==> build 30: inputs <==
==> flow/design.v <==
module top#(parameter m = 7)(
    input clk,
    input signed [m-1:0]noise_in,
    output reg signed [2*m-1:0]filter_out
);
    localparam signed [m-1:0] tap0 = 5;
    localparam signed [m-1:0] tap1 = 8;
    localparam signed [m-1:0] tap2 = 11;
    localparam signed [m-1:0] tap3 = 15;
    localparam signed [m-1:0] tap4 = 17;
    localparam signed [m-1:0] tap5 = 18;
    localparam signed [m-1:0] tap6 = 17;
    localparam signed [m-1:0] tap7 = 15;
    localparam signed [m-1:0] tap8 = 11;
    localparam signed [m-1:0] tap9 = 8;
    localparam signed [m-1:0] tap10 = 5;
    reg signed [m-1:0] register_0;
    reg signed [m-1:0] register_1;
    reg signed [m-1:0] register_2;
    reg signed [m-1:0] register_3;
    reg signed [m-1:0] register_4;
    reg signed [m-1:0] register_5;
    reg signed [m-1:0] register_6;
    reg signed [m-1:0] register_7;
    reg signed [m-1:0] register_8;
    reg signed [m-1:0] register_9;
    always@(posedge clk) begin
        register_0 <= noise_in;
        register_1 <= register_0;
        register_2 <= register_1;
        register_3 <= register_2;
        register_4 <= register_3;
        register_5 <= register_4;
        register_6 <= register_5;
        register_7 <= register_6;
        register_8 <= register_7;
        register_9 <= register_8;  
        filter_out <=  noise_in * tap0 +
                            register_0 * tap1 +
                            register_1 * tap2 +
                            register_2 * tap3 +
                            register_3 * tap4 +
                            register_4 * tap5 +
                            register_5 * tap6 +
                            register_6 * tap7 +
                            register_7 * tap8 +
                            register_8 * tap9 +
                            register_9 * tap10;
    end
endmodule
==> flow/run.sh <==
#!/bin/bash
# the make line also repeats each setting of config.mk as NAME=value (left out here)
make -C /OpenROAD-flow-scripts/flow DESIGN_CONFIG=/design/flow/config.mk WORK_HOME=/design/flow/orfs CLKGATE_MAP_FILE= finish
==> flow/config.mk <==
export PLATFORM = sky130hd
export DESIGN_NAME = top
export DESIGN_NICKNAME = top
export VERILOG_FILES = /design/flow/design.v
export SDC_FILE = /design/flow/constraint.sdc
export NUM_CORES = 4
export LEC_CHECK = 0
export ABC_AREA = 0
export CAP_MARGIN = 30
export CELL_PAD_IN_SITES_DETAIL_PLACEMENT = 1
export CELL_PAD_IN_SITES_GLOBAL_PLACEMENT = 3
export CORE_ASPECT_RATIO = 1.15
export CORE_MARGIN = 2
export CORE_UTILIZATION = 36
export CTS_CLUSTER_DIAMETER = 94
export CTS_CLUSTER_SIZE = 43
export GPL_ROUTABILITY_DRIVEN = 1
export HOLD_SLACK_MARGIN = 0.07
export MAX_ROUTING_LAYER = met4
export MIN_ROUTING_LAYER = met2
export SLEW_MARGIN = 0
==> flow/constraint.sdc <==
create_clock -name core_clock -period 12.5 [get_ports {clk}]
set_input_delay 2.5000 -clock core_clock [delete_from_list [all_inputs] [get_ports {clk}]]
set_output_delay 2.5000 -clock core_clock [all_outputs]
set_load 0.01 [all_outputs]
==> build 44 (differences from build 30) <==
- ABC_AREA: 0 -> 1
- CAP_MARGIN: 30 -> 40
- CELL_PAD_IN_SITES_DETAIL_PLACEMENT: 1 -> 2
- CELL_PAD_IN_SITES_GLOBAL_PLACEMENT: 3 -> 1
- CORE_ASPECT_RATIO: 1.15 -> not set
- CORE_UTILIZATION: 36 -> 33
- CTS_CLUSTER_DIAMETER: 94 -> 345
- CTS_CLUSTER_SIZE: 43 -> not set
- GPL_ROUTABILITY_DRIVEN: 1 -> 0
- GPL_TIMING_DRIVEN: not set -> 0
- HOLD_SLACK_MARGIN: 0.07 -> not set
- MIN_ROUTING_LAYER: met2 -> not set
- SETUP_SLACK_MARGIN: not set -> 2.35
- TNS_END_PERCENT: not set -> 5
==> flow/constraint.sdc (replaced) <==
create_clock -name core_clock -period 10.0 [get_ports {clk}]
set_input_delay 2.0000 -clock core_clock [delete_from_list [all_inputs] [get_ports {clk}]]
set_output_delay 2.0000 -clock core_clock [all_outputs]
set_load 0.01 [all_outputs]
==> qor summary <==
quantity                                                                build 30        build 44
Mapped Cells                                                                 837             909
Global-route track usage on met1                                               0           0.189
Number of DRC markers after the initial detailed-route iteration             429              91
Global-route wire length before repair                                  35000 µm        38200 µm
Net count after synthesis                                                   1194            1266
Wire length the detailed router placed on met1                              0 µm         9100 µm
Number of core rows                                                           62              61
Source of the worst hold timing path                               register_8[5]   register_8[1]
Floorplan Core Area                                                    25100 µm²       27900 µm²
Post-CTS setup-driven buffer insertion count                                   0              12
WP data required                                                        12.72 ns        10.26 ns
Tally of unique sky130hd cells used after synthesis                           26              22
Outcome                                                           finished clean  finished clean
End-of-flow core utilization                                               0.404           0.386
Total routing resource utilization after global routing                    0.271           0.172
Setup repair after global routing missed its margin                           no             yes
XORs/XNORs by Area                                                        0.0327          0.0177
Inst Count DP                                                               1176            1308
Simple-Gate Area Share                                                    0.0138          0.0447
Layout clock area frac                                                    0.0299          0.0295
Post-Route Skew                                                        0.0137 ns      0.00855 ns
Via count of the first global-routing pass                                  9467            7207
